==> inputs of lagoon <==
Design cfs_aligner, start of the top module:
  module cfs_aligner#(
    parameter ALGN_DATA_WIDTH = 32,
    parameter FIFO_DEPTH      = 8,
    localparam int unsigned APB_ADDR_WIDTH    = 16,
    localparam int unsigned APB_DATA_WIDTH    = 32,
    localparam int unsigned ALGN_OFFSET_WIDTH = ALGN_DATA_WIDTH <= 8 ? 1 : $clog2(ALGN_DATA_WIDTH/8),
    localparam int unsigned ALGN_SIZE_WIDTH   = $clog2(ALGN_DATA_WIDTH/8)+1
  ) (
    input wire clk,
    input wire reset_n,
    input wire[APB_ADDR_WIDTH-1:0]    paddr,
    input wire                        pwrite,
    input wire                        psel,
    input wire                        penable,
    input wire[APB_DATA_WIDTH-1:0]    pwdata,
    output wire                       pready,
    output reg[APB_DATA_WIDTH-1:0]    prdata,
    output reg                        pslverr,
    input                             md_rx_valid,
    input[ALGN_DATA_WIDTH-1:0]        md_rx_data,
    input[ALGN_OFFSET_WIDTH-1:0]      md_rx_offset,
    input[ALGN_SIZE_WIDTH-1:0]        md_rx_size,
    output reg                        md_rx_ready,
    output reg                        md_rx_err,
    output reg                        md_tx_valid,
    output reg[ALGN_DATA_WIDTH-1:0]   md_tx_data,
    output reg[ALGN_OFFSET_WIDTH-1:0] md_tx_offset,
    output reg[ALGN_SIZE_WIDTH-1:0]   md_tx_size,
    input                             md_tx_ready,
    input                             md_tx_err,
    output reg                        irq
  );
clock: 8.83 ns
lec_check: 0
abc_area: 0
cap_margin: 10
cell_pad_in_sites_detail_placement: 2
core_margin: 6
core_utilization: 26
cts_cluster_diameter: 37
cts_cluster_size: 41
gpl_routability_driven: 1
gpl_timing_driven: 1
place_density_lb_addon: 0.1
setup_slack_margin: -0.28
slew_margin: 35
run.sh (not shown) runs the stock make flow with config.mk's settings and CLKGATE_MAP_FILE=.
==> delta: changes against lagoon <==
- ABC_AREA: 0 -> default
- CAP_MARGIN: 10 -> 20
- CELL_PAD_IN_SITES_DETAIL_PLACEMENT: 2 -> default
- CORE_MARGIN: 6 -> 2
- CORE_UTILIZATION: 26 -> 66
- CTS_CLUSTER_DIAMETER: 37 -> default
- CTS_CLUSTER_SIZE: 41 -> 40
- GPL_ROUTABILITY_DRIVEN: 1 -> default
- GPL_TIMING_DRIVEN: 1 -> default
- PLACE_DENSITY_LB_ADDON: 0.1 -> default
- SETUP_SLACK_MARGIN: -0.28 -> default
- SLEW_MARGIN: 35 -> 20
==> flow/constraint.sdc (replaced) <==
create_clock -name core_clock -period 5.84 [get_ports {clk}]
set_input_delay 1.1680 -clock core_clock [delete_from_list [all_inputs] [get_ports {clk}]]
set_output_delay 1.1680 -clock core_clock [all_outputs]
set_load 0.01 [all_outputs]
==> cedar: changes against lagoon <==
- ABC_AREA: 0 -> default
- CAP_MARGIN: 10 -> 20
- CELL_PAD_IN_SITES_DETAIL_PLACEMENT: 2 -> default
- CORE_MARGIN: 6 -> 2
- CORE_UTILIZATION: 26 -> 72
- CTS_CLUSTER_DIAMETER: 37 -> default
- CTS_CLUSTER_SIZE: 41 -> 49
- GPL_ROUTABILITY_DRIVEN: 1 -> default
- GPL_TIMING_DRIVEN: 1 -> default
- PLACE_DENSITY_LB_ADDON: 0.1 -> default
- SETUP_SLACK_MARGIN: -0.28 -> 1.14
- SLEW_MARGIN: 35 -> 20
==> flow/constraint.sdc (replaced) <==
create_clock -name core_clock -period 4.98 [get_ports {clk}]
set_input_delay 0.9960 -clock core_clock [delete_from_list [all_inputs] [get_ports {clk}]]
set_output_delay 0.9960 -clock core_clock [all_outputs]
set_load 0.01 [all_outputs]
==> comparison <==
- In synthesized cell count, delta and lagoon do not differ.
- Routed wire length, highest first: cedar, lagoon, delta.
- Register-to-register slack: cedar < delta < lagoon.
- In delta the clock skew is lower than in cedar, by 6.4 ps.
- In delta the non-clock buffer count is higher than in lagoon, by 42.
- The lowest setup slack belongs to cedar, the highest to lagoon.
- delta went through all stages and came out clean. lagoon finished clean. cedar completed, yet does not pass: negative setup slack.
- First-iteration DRC count, lowest first: lagoon, delta, cedar.

========
==> sierra <==
Starting RTL as in the previous note.
clock: 4.81 ns
lec_check: 0
cap_margin: 15
core_margin: 2
core_utilization: 72
cts_cluster_diameter: 52
cts_cluster_size: 40
hold_slack_margin: -0.05
place_density: 0.66
setup_slack_margin: 1.39
slew_margin: 20
==> xenon (differences from sierra) <==
CAP_MARGIN = 20   (was 15)
CORE_UTILIZATION = 63   (was 72)
CTS_CLUSTER_DIAMETER = not set   (was 52)
CTS_CLUSTER_SIZE = not set   (was 40)
HOLD_SLACK_MARGIN = not set   (was -0.05)
PLACE_DENSITY = not set   (was 0.66)
SETUP_SLACK_MARGIN = not set   (was 1.39)
==> flow/constraint.sdc (replaced) <==
create_clock -name core_clock -period 4.98 [get_ports {clk}]
set_input_delay 0.9960 -clock core_clock [delete_from_list [all_inputs] [get_ports {clk}]]
set_output_delay 0.9960 -clock core_clock [all_outputs]
set_load 0.01 [all_outputs]
==> juniper (differences from sierra) <==
CAP_MARGIN = 20   (was 15)
CTS_CLUSTER_DIAMETER = not set   (was 52)
CTS_CLUSTER_SIZE = 48   (was 40)
HOLD_SLACK_MARGIN = not set   (was -0.05)
PLACE_DENSITY = not set   (was 0.66)
SETUP_SLACK_MARGIN = -0.35   (was 1.39)
==> flow/constraint.sdc (replaced) <==
create_clock -name core_clock -period 4.84 [get_ports {clk}]
set_input_delay 0.9680 -clock core_clock [delete_from_list [all_inputs] [get_ports {clk}]]
set_output_delay 0.9680 -clock core_clock [all_outputs]
set_load 0.01 [all_outputs]
==> qor summary <==
Finish-stage setup viols: xenon 0; juniper 342; sierra 6
Ant. Diodes: xenon 0; juniper 3; sierra 1
Cells on worst reg2reg path: xenon 20; juniper 22; sierra 21
Placer's final routability congestion estimate: xenon 1.02; juniper 1.03; sierra 1.05
Final routed wire length divided by cell count: xenon 25.9 um; juniper 33.2 um; sierra 34.4 um
Arrival time worst endpoint: xenon 3.91 ns; juniper 4.35 ns; sierra 4.04 ns
Cell area after layout: xenon 0.0418 mm^2; juniper 0.0417 mm^2; sierra 0.0436 mm^2
Clkbuf count: xenon 105; juniper 96; sierra 57
Setup crit start: xenon md_rx_size[1]; juniper md_rx_size[2]; sierra core.rx_fifo.wr_ptr_push[0]
Multi-input combinational cell area: xenon 0.0131 mm^2; juniper 0.0130 mm^2; sierra 0.0147 mm^2
Total number of nets in the final design: xenon 3273; juniper 3294; sierra 3328
Setup Skew: xenon 0.0217 ns; juniper 0.0371 ns; sierra 0.0540 ns
Final setup margin: xenon 0.0773 ns; juniper -0.477 ns; sierra -0.196 ns
Result of the run: xenon finished clean; juniper finished with violations; sierra finished with violations
Reasons for failing layout checks: xenon -; juniper setup timing; sierra setup timing

========
==> branch willow: inputs <==
cfs_aligner again, from the RTL that the note above started with.
## cfs_aligner
  module cfs_aligner#(
    parameter ALGN_DATA_WIDTH = 32,
    parameter FIFO_DEPTH      = 8,
    localparam int unsigned APB_ADDR_WIDTH    = 16,
    localparam int unsigned APB_DATA_WIDTH    = 32,
    localparam int unsigned ALGN_OFFSET_WIDTH = ALGN_DATA_WIDTH <= 8 ? 1 : $clog2(ALGN_DATA_WIDTH/8),
    localparam int unsigned ALGN_SIZE_WIDTH   = $clog2(ALGN_DATA_WIDTH/8)+1
  ) (
    input wire clk,
    input wire reset_n,
    input wire[APB_ADDR_WIDTH-1:0]    paddr,
    input wire                        pwrite,
    input wire                        psel,
    input wire                        penable,
    input wire[APB_DATA_WIDTH-1:0]    pwdata,
    output wire                       pready,
    output reg[APB_DATA_WIDTH-1:0]    prdata,
    output reg                        pslverr,
    input                             md_rx_valid,
    input[ALGN_DATA_WIDTH-1:0]        md_rx_data,
    input[ALGN_OFFSET_WIDTH-1:0]      md_rx_offset,
    input[ALGN_SIZE_WIDTH-1:0]        md_rx_size,
    output reg                        md_rx_ready,
    output reg                        md_rx_err,
    output reg                        md_tx_valid,
    output reg[ALGN_DATA_WIDTH-1:0]   md_tx_data,
    output reg[ALGN_OFFSET_WIDTH-1:0] md_tx_offset,
    output reg[ALGN_SIZE_WIDTH-1:0]   md_tx_size,
    input                             md_tx_ready,
    input                             md_tx_err,
    output reg                        irq
  );
export LEC_CHECK = 0
export ABC_AREA = 1
export CAP_MARGIN = 20
export CORE_ASPECT_RATIO = 1.35
export CORE_MARGIN = 2
export CORE_UTILIZATION = 72
export CTS_CLUSTER_DIAMETER = 347
export CTS_CLUSTER_SIZE = 100
export PLACE_DENSITY = 0.41
export SETUP_SLACK_MARGIN = 0.59
export SLEW_MARGIN = 20
create_clock -name core_clock -period 3.98 [get_ports {clk}]
==> branch onyx: changes against branch willow <==
Settings changed: ABC_AREA 1 to not set, CORE_ASPECT_RATIO 1.35 to not set, CORE_UTILIZATION 72 to 40, CTS_CLUSTER_DIAMETER 347 to 27, CTS_CLUSTER_SIZE 100 to not set, GPL_ROUTABILITY_DRIVEN set to 0, HOLD_SLACK_MARGIN set to 0.11, PLACE_DENSITY 0.41 to not set, SETUP_SLACK_MARGIN 0.59 to not set.
==> flow/constraint.sdc (replaced) <==
create_clock -name core_clock -period 10.0 [get_ports {clk}]
set_input_delay 2.0000 -clock core_clock [delete_from_list [all_inputs] [get_ports {clk}]]
set_output_delay 2.0000 -clock core_clock [all_outputs]
set_load 0.01 [all_outputs]
==> branch garnet: changes against branch willow <==
Settings changed: CORE_ASPECT_RATIO 1.35 to not set, CORE_UTILIZATION 72 to 68, CTS_CLUSTER_DIAMETER 347 to not set, CTS_CLUSTER_SIZE 100 to not set, PLACE_DENSITY 0.41 to not set, SETUP_SLACK_MARGIN 0.59 to 1.33, SLEW_MARGIN 20 to 5.
==> flow/constraint.sdc (replaced) <==
create_clock -name core_clock -period 5.68 [get_ports {clk}]
set_input_delay 1.1360 -clock core_clock [delete_from_list [all_inputs] [get_ports {clk}]]
set_output_delay 1.1360 -clock core_clock [all_outputs]
set_load 0.01 [all_outputs]
==> comparison table <==
| item | branch garnet | branch willow | branch onyx |
|---|---|---|---|
| Result of the run | finished clean | aborted with a tool error | finished clean |
| Last stage reached | - | global routing | - |
| Largest fanout of any net on the critical path | 4 | - | 11 |
| Sequential cell count | 752 | - | 752 |
| Destination of the critical timing path | md_rx_ready | - | md_rx_ready |
| Aggregate routed wire length | 116,000 µm | - | 101,000 µm |
| Die boundary width | 234 µm | 196 µm | 302 µm |
| Yosys cell types | 70 | 70 | 104 |
| Startpoint kind of the worst setup timing path | primary input | - | primary input |
| Total of clock buffers placed in the layout | 87 | - | 206 |
| Required arrival time at the worst endpoint | 4.54 ns | - | 8.00 ns |
| Sequential fraction of total cell area | 51.1% | - | 49.6% |
| Placer's final routability congestion estimate | 1.02 | 1.02 | - |
| Capturing point of the worst reg2reg path | core.ctrl.push_data[30] | - | core.ctrl.push_data[36] |
| Leading cell kind | registers | - | registers |
| Insertion Delay late pin | 0.62 ns | - | 0.76 ns |
| Max-cap violations | 0 | - | 0 |
| Cell count listed in synth_stat.txt | 3,542 | 3,542 | 2,805 |
| FP Util | 68.5% | 72.5% | 40.3% |
| Die area | 54,600 µm² | 51,600 µm² | 91,100 µm² |
| Worst R2R Start | core.tx_fifo.wr_ptr_push[0] | - | core.rx_fifo.rd_ptr_pop[2] |
| Height of the chip | 234 µm | 263 µm | 302 µm |
| Tool warning count | 81 | - | 74 |
| Cycle use final | 86.0% | - | 85.8% |
| Max transition margin | 39.8% | - | 29.3% |

========
==> inputs of 03-15 <==
Starting RTL as in the previous note.
export LEC_CHECK = 0
export CAP_MARGIN = 15
export CORE_MARGIN = 2
export CORE_UTILIZATION = 72
export CTS_CLUSTER_SIZE = 40
export HOLD_SLACK_MARGIN = -0.05
export PLACE_DENSITY = 0.66
export SETUP_SLACK_MARGIN = 1.39
export SLEW_MARGIN = 20
create_clock -name core_clock -period 4.81 [get_ports {clk}]
==> 08-26 (differences from 03-15) <==
CAP_MARGIN = 20   (was 15)
CORE_UTILIZATION = 66   (was 72)
CTS_CLUSTER_SIZE = not set   (was 40)
HOLD_SLACK_MARGIN = not set   (was -0.05)
PLACE_DENSITY = not set   (was 0.66)
SETUP_SLACK_MARGIN = not set   (was 1.39)
==> flow/constraint.sdc (replaced) <==
create_clock -name core_clock -period 4.98 [get_ports {clk}]
set_input_delay 0.9960 -clock core_clock [delete_from_list [all_inputs] [get_ports {clk}]]
set_output_delay 0.9960 -clock core_clock [all_outputs]
set_load 0.01 [all_outputs]
==> node_exporter_impl.prom <==
# HELP chip_impl_metric Synthesis and place-and-route metrics
# TYPE chip_impl_metric gauge
chip_impl_metric{name="grt_use_met3",unit="%"} 6.507
chip_impl_metric{name="grt.total_usage",unit="%"} 37.05
chip_impl_metric{name="drt-wirelength-per-cell",unit="µm"} 27.21
chip_impl_metric{name="placementRows",unit=""} 84
chip_impl_metric{name="stdcell_area",unit="µm²"} 41510
chip_impl_metric{name="final.hold.worst_slack",unit="ns"} 0.2052
chip_impl_metric{name="design.final.nets",unit=""} 3254
chip_impl_metric{name="report.final.setup_viol",unit=""} 1
chip_impl_metric{name="fillers",unit=""} 2971
chip_impl_metric{name="regToRegSetupSlack",unit="ns"} 0.13
chip_impl_info{name="run_status",value="complete, but fails checks"} 1
chip_impl_metric{name="setup_ws",unit="ns"} -0.02046
chip_impl_metric{name="area.growth.synth_to_final",unit="%"} 16.98
chip_impl_info{name="violations",value="negative setup slack"} 1
(the above is from 08-26)
==> node_exporter_impl.prom <==
# HELP chip_impl_metric Synthesis and place-and-route metrics
# TYPE chip_impl_metric gauge
chip_impl_metric{name="placementRows",unit=""} 81
chip_impl_metric{name="report.final.setup_viol",unit=""} 189
chip_impl_metric{name="synth.cell_area",unit="µm²"} 35490
chip_impl_info{name="run_status",value="complete, but fails checks"} 1
chip_impl_metric{name="dpl.cell_count",unit=""} 3637
chip_impl_metric{name="setup_ws",unit="ns"} -0.4037
chip_impl_metric{name="grt.total_usage",unit="%"} 48.16
chip_impl_metric{name="design.final.nets",unit=""} 3349
chip_impl_metric{name="drt-wirelength-per-cell",unit="µm"} 35.44
chip_impl_metric{name="stdcell_area",unit="µm²"} 43840
chip_impl_metric{name="finClkSkew",unit="ns"} 0.05217
chip_impl_metric{name="area.growth.synth_to_final",unit="%"} 23.54
chip_impl_info{name="violations",value="negative setup slack"} 1
chip_impl_metric{name="final.hold.worst_slack",unit="ns"} 0.3372
chip_impl_metric{name="fillers",unit=""} 1692
chip_impl_metric{name="regToRegSetupSlack",unit="ns"} -0.04
(the above is from 03-15)

========
==> run G <==
cfs_aligner again, from the RTL that the note above started with.
clock: 11.0 ns
lec_check: 0
cap_margin: 5
cell_pad_in_sites_detail_placement: 2
core_margin: 2
core_utilization: 40
cts_cluster_diameter: 27
gpl_routability_driven: 0
hold_slack_margin: 0.11
slew_margin: 25
tns_end_percent: 45
==> run C: changes against run G <==
- ABC_AREA: unset -> 1
- CAP_MARGIN: 5 -> 20
- CELL_PAD_IN_SITES_DETAIL_PLACEMENT: 2 -> unset
- CORE_UTILIZATION: 40 -> 72
- CTS_CLUSTER_DIAMETER: 27 -> unset
- GPL_ROUTABILITY_DRIVEN: 0 -> unset
- HOLD_SLACK_MARGIN: 0.11 -> unset
- SLEW_MARGIN: 25 -> 40
- TNS_END_PERCENT: 45 -> unset
==> flow/constraint.sdc (replaced) <==
create_clock -name core_clock -period 5.68 [get_ports {clk}]
set_input_delay 1.1360 -clock core_clock [delete_from_list [all_inputs] [get_ports {clk}]]
set_output_delay 1.1360 -clock core_clock [all_outputs]
set_load 0.01 [all_outputs]
==> run K: changes against run G <==
- GPL_ROUTABILITY_DRIVEN: 0 -> 1
- SLEW_MARGIN: 25 -> 20
==> flow/constraint.sdc (replaced) <==
create_clock -name core_clock -period 10.0 [get_ports {clk}]
set_input_delay 2.0000 -clock core_clock [delete_from_list [all_inputs] [get_ports {clk}]]
set_output_delay 2.0000 -clock core_clock [all_outputs]
set_load 0.01 [all_outputs]
==> impl_metrics.env <==
# flow metrics
export IMPL_buffers=185
export IMPL_post_place_ws_ps=1190
export IMPL_grtUsageMet3=0.0570
export IMPL_met1_length_mm=56.3
export IMPL_worst_setup_path_start_kind="input port"
export IMPL_cp_cell_sequence="clkdlybuf4s50_1 -> nor2_1 -> nand2_1 -> ha_1 -> o21a_1 -> o21ai_0 -> nor2b_1 -> mux2i_1 -> ha_1 -> nand2_1 -> a21boi_0 -> a311o_1 -> o41ai_1 -> a21oi_1 -> nand2b_1 -> clkdlybuf4s50_1"
export IMPL_cts_setup_buffers=0
export IMPL_run_status="complete, no violations"
export IMPL_die_area_um2=91100
export IMPL_avgSynthCellArea_um2=12.7
export IMPL_final_cells=4355
The numbers above come from run K.

==> impl_metrics.env <==
# flow metrics
export IMPL_avgSynthCellArea_um2=10.1
export IMPL_run_status="complete, no violations"
export IMPL_worst_setup_path_start_kind="input port"
export IMPL_cts_setup_buffers=2
export IMPL_grtUsageMet3=0.110
export IMPL_met1_length_mm=39.4
The numbers above come from run C.

==> impl_metrics.env <==
# flow metrics
export IMPL_worst_setup_path_start_kind="flip-flop"
export IMPL_post_place_ws_ps=1850
export IMPL_cp_cell_sequence="buf_4 -> clkinv_1 -> ha_1 -> nor4_4 -> nand2_2 -> buf_4 -> a31oi_1 -> inv_1 -> ha_1 -> nor2b_1 -> o21ai_1 -> a21oi_1 -> a21oi_2 -> mux2i_1 -> ha_1 -> nand2_1 -> o2111a_1 -> a211oi_1 -> o22ai_1 -> o211ai_1 -> a221o_1 -> o211ai_1 -> nand3_1"
export IMPL_die_area_um2=91100
export IMPL_grtUsageMet3=0.0907
export IMPL_cts_setup_buffers=0
export IMPL_run_status="complete, no violations"
The numbers above come from run G.

